run 1:
==> flow/design.v (excerpt) <==
module top_module(
    input wire clk,
    input wire rst,
    input wire spi_mosi,
    input wire spi_cs_n,
    input wire mic_data_1,
    input wire mic_data_2,
    output wire [7:0] out,
    output wire pos,
    output wire neg
);
clock: 5.06 ns
lec_check: 0
cap_margin: 20
core_margin: 2
core_utilization: 40
slew_margin: 20
run.sh (not shown) runs the stock make flow with config.mk's settings and CLKGATE_MAP_FILE=.
Setup changes, run 1 to run 2
# run 1
export LEC_CHECK = 0
export CAP_MARGIN = 20
export CORE_MARGIN = 2
export CORE_UTILIZATION = 40
export SLEW_MARGIN = 20
create_clock -name core_clock -period 5.06 [get_ports {clk}]
# run 2
export LEC_CHECK = 0
export CAP_MARGIN = 20
export CORE_MARGIN = 2
export CORE_UTILIZATION = 68
export SETUP_SLACK_MARGIN = 1.47
export SLEW_MARGIN = 20
create_clock -name core_clock -period 5.53 [get_ports {clk}]
### Flow results
In run 2, the wire length came out 1800 um above the value in run 1.
Delta (run 2 minus run 1): maximum frequency from static timing analysis saw an increase; number of cells upsized or downsized after cts saw an increase; clock tree cell share of total cell area saw a decrease; worst hold slack saw a decrease.
Cmp run 2 vs run 1: final critical path time including I/O delays and setup lower in run 2
Compared to run 1, run 2 was floorplanned on a smaller die.
Re buffer depth of the longest clock path: no difference whatsoever between run 1 and run 2.
diff inputs: run 2 => run 3
# run 2
export LEC_CHECK = 0
export CAP_MARGIN = 20
export CORE_MARGIN = 2
export CORE_UTILIZATION = 68
export SETUP_SLACK_MARGIN = 1.47
export SLEW_MARGIN = 20
create_clock -name core_clock -period 5.53 [get_ports {clk}]
# run 3
export LEC_CHECK = 0
export ABC_AREA = 1
export CAP_MARGIN = 20
export CORE_MARGIN = 2
export CORE_UTILIZATION = 72
export CTS_CLUSTER_DIAMETER = 393
export CTS_CLUSTER_SIZE = 10
export SLEW_MARGIN = 20
create_clock -name core_clock -period 2.81 [get_ports {clk}]
Notes after the runs:
- Finished, but not clean: run 3, with setup timing.
- Synthesized area in run 3 is about 0.7% below run 2.
- Final critical-path share of the clock period, run 2 and run 3: higher on run 3
- Re setup fix buffers added after clock tree synthesis: run 3 is 1 down on run 2.
- Against run 2, via count of the routed design in run 3 came out worse.
- Going from run 2 to run 3, net count after synthesis now larger, global-route wire length before repair now larger, clock latency of the later-clocked register in the worst-skew pair comparable, power dissipated in the clock network now larger.
- Instance count on the critical path, run 2 and run 3: smaller value in run 2
- Higher maximum number of pins on one net before global-route repair was reported by run 2, not run 3.
- Part of the total power dissipated in the clock network for run 3: 0.3 points up relative to run 2
Relative to run 3, the following input files were edited for run 4:
# run 3
export LEC_CHECK = 0
export ABC_AREA = 1
export CAP_MARGIN = 20
export CORE_MARGIN = 2
export CORE_UTILIZATION = 72
export CTS_CLUSTER_DIAMETER = 393
export CTS_CLUSTER_SIZE = 10
export SLEW_MARGIN = 20
create_clock -name core_clock -period 2.81 [get_ports {clk}]
# run 4
export LEC_CHECK = 0
export CAP_MARGIN = 20
export CORE_MARGIN = 2
export CORE_UTILIZATION = 72
export CTS_CLUSTER_DIAMETER = 357
export CTS_CLUSTER_SIZE = 14
export SLEW_MARGIN = 20
create_clock -name core_clock -period 2.94 [get_ports {clk}]
[summary]
Run 4: flow complete, layout not clean; failing: setup timing. Floorplan core area delta (run 4 -> run 3): insignificant. Run 4 against run 3: worst hold-check slack shows an increase of 0.088 ns; share of the final layout cell area in sequential cells shows an increase of 0.46 points.
diff inputs: run 4 => run 5
# run 4
export LEC_CHECK = 0
export CAP_MARGIN = 20
export CORE_MARGIN = 2
export CORE_UTILIZATION = 72
export CTS_CLUSTER_DIAMETER = 357
export CTS_CLUSTER_SIZE = 14
export SLEW_MARGIN = 20
create_clock -name core_clock -period 2.94 [get_ports {clk}]
# run 5
export LEC_CHECK = 0
export CAP_MARGIN = 20
export CORE_MARGIN = 2
export CORE_UTILIZATION = 40
export SETUP_SLACK_MARGIN = 1.25
export SLEW_MARGIN = 20
create_clock -name core_clock -period 5.06 [get_ports {clk}]
[summary]
Global-route wire length before repair sits lower in run 5 than in run 4. Comparing run 5 and run 4, the one run not ending clean was run 4. Summary of the comparison: hold slack is lower in run 5, relative to run 4. Diff run 4 -> run 5: number of buffers created by CTS higher, non-clock buffering overhead in the final layout lower, final worst setup slack higher.
Input changes introduced in run 6 (baseline for comparison: run 5):
# run 5
export LEC_CHECK = 0
export CAP_MARGIN = 20
export CORE_MARGIN = 2
export CORE_UTILIZATION = 40
export SETUP_SLACK_MARGIN = 1.25
export SLEW_MARGIN = 20
create_clock -name core_clock -period 5.06 [get_ports {clk}]
# run 6
export LEC_CHECK = 0
export CAP_MARGIN = 20
export CORE_MARGIN = 2
export CORE_UTILIZATION = 72
export PLACE_DENSITY_LB_ADDON = 0.01
export SETUP_SLACK_MARGIN = 1.19
export SLEW_MARGIN = 20
create_clock -name core_clock -period 4.12 [get_ports {clk}]
## What came out
- Relative to run 5, run 6 degrades power.
- The lower power dissipated by switching net loads of run 5 and run 6 is in run 5.
- NOTE: cell internal power dissipation in run 6 exceeds that of run 5
- No stage failed in run 6, and the final checks on the layout all came back clean.
- Diff run 5..run 6 | number of multi-input combinational cells | negligible
- Looking at area overhead of the layout relative to synthesis, run 6 sits 1.7 points below run 5.
- Run 6 -> run 5: area after synthesis delta 0, exact match
- On final cell count without fillers: between run 5 and run 6, it ends up lower for run 6.
- Compared to run 5, run 6 was floorplanned on a smaller die.
- Against run 5 as the reference, run 6 delivers a lower final instance area.
- Delta(area share of buffers outside the clock network, run 6 - run 5) > 0

========
## the previous run
Starting RTL as in the previous note.
export LEC_CHECK = 0
export CAP_MARGIN = 20
export CELL_PAD_IN_SITES_DETAIL_PLACEMENT = 2
export CELL_PAD_IN_SITES_GLOBAL_PLACEMENT = 1
export CORE_MARGIN = 9
export CORE_UTILIZATION = 72
export CTS_CLUSTER_SIZE = 11
export GPL_ROUTABILITY_DRIVEN = 0
export GPL_TIMING_DRIVEN = 0
export SLEW_MARGIN = 25
export TNS_END_PERCENT = 10
create_clock -name core_clock -period 3.68 [get_ports {clk}]
The previous run is listed as incomplete: the tool reported an error in 3_1_place_gp_skip_io and the run ended there.
--- input diff the previous run..the current run ---
- TNS_END_PERCENT: 10 -> unset
- GPL_TIMING_DRIVEN: 0 -> unset
- GPL_ROUTABILITY_DRIVEN: 0 -> unset
- CTS_CLUSTER_SIZE: 11 -> unset
- SLEW_MARGIN: 25 -> 20
- CELL_PAD_IN_SITES_GLOBAL_PLACEMENT: 1 -> unset
- CELL_PAD_IN_SITES_DETAIL_PLACEMENT: 2 -> unset
- CORE_MARGIN: 9 -> 2
- CORE_UTILIZATION: 72 -> 40
- the clock period (ns, I/O delays scaled along): 3.68 -> 8.0
The current run reached the final stage; the timing, DRC and antenna checks on its layout passed. Diff the previous run..the current run | async set or reset register ratio after synthesis | unchanged. What the current run reported for floorplan die width has to be multiplied by 0.802 to get the figure for the previous run. Re number of cells in the yosys synthesis report: no difference whatsoever between the previous run and the current run. In the floorplan summary, the current run is listed with a die area greater than that of the previous run. Overall die height in the current run is about 25% above the previous run. Of the previous run and the current run, the higher standard-cell row count belongs to the current run. Count of mapped cells out of synthesis: the current run vs the previous run — no meaningful difference. Re area of the core: the previous run and the current run aren't equal, and the lower value belongs to the previous run.
No activity file was given, so power comes from the tool's default toggle rates.
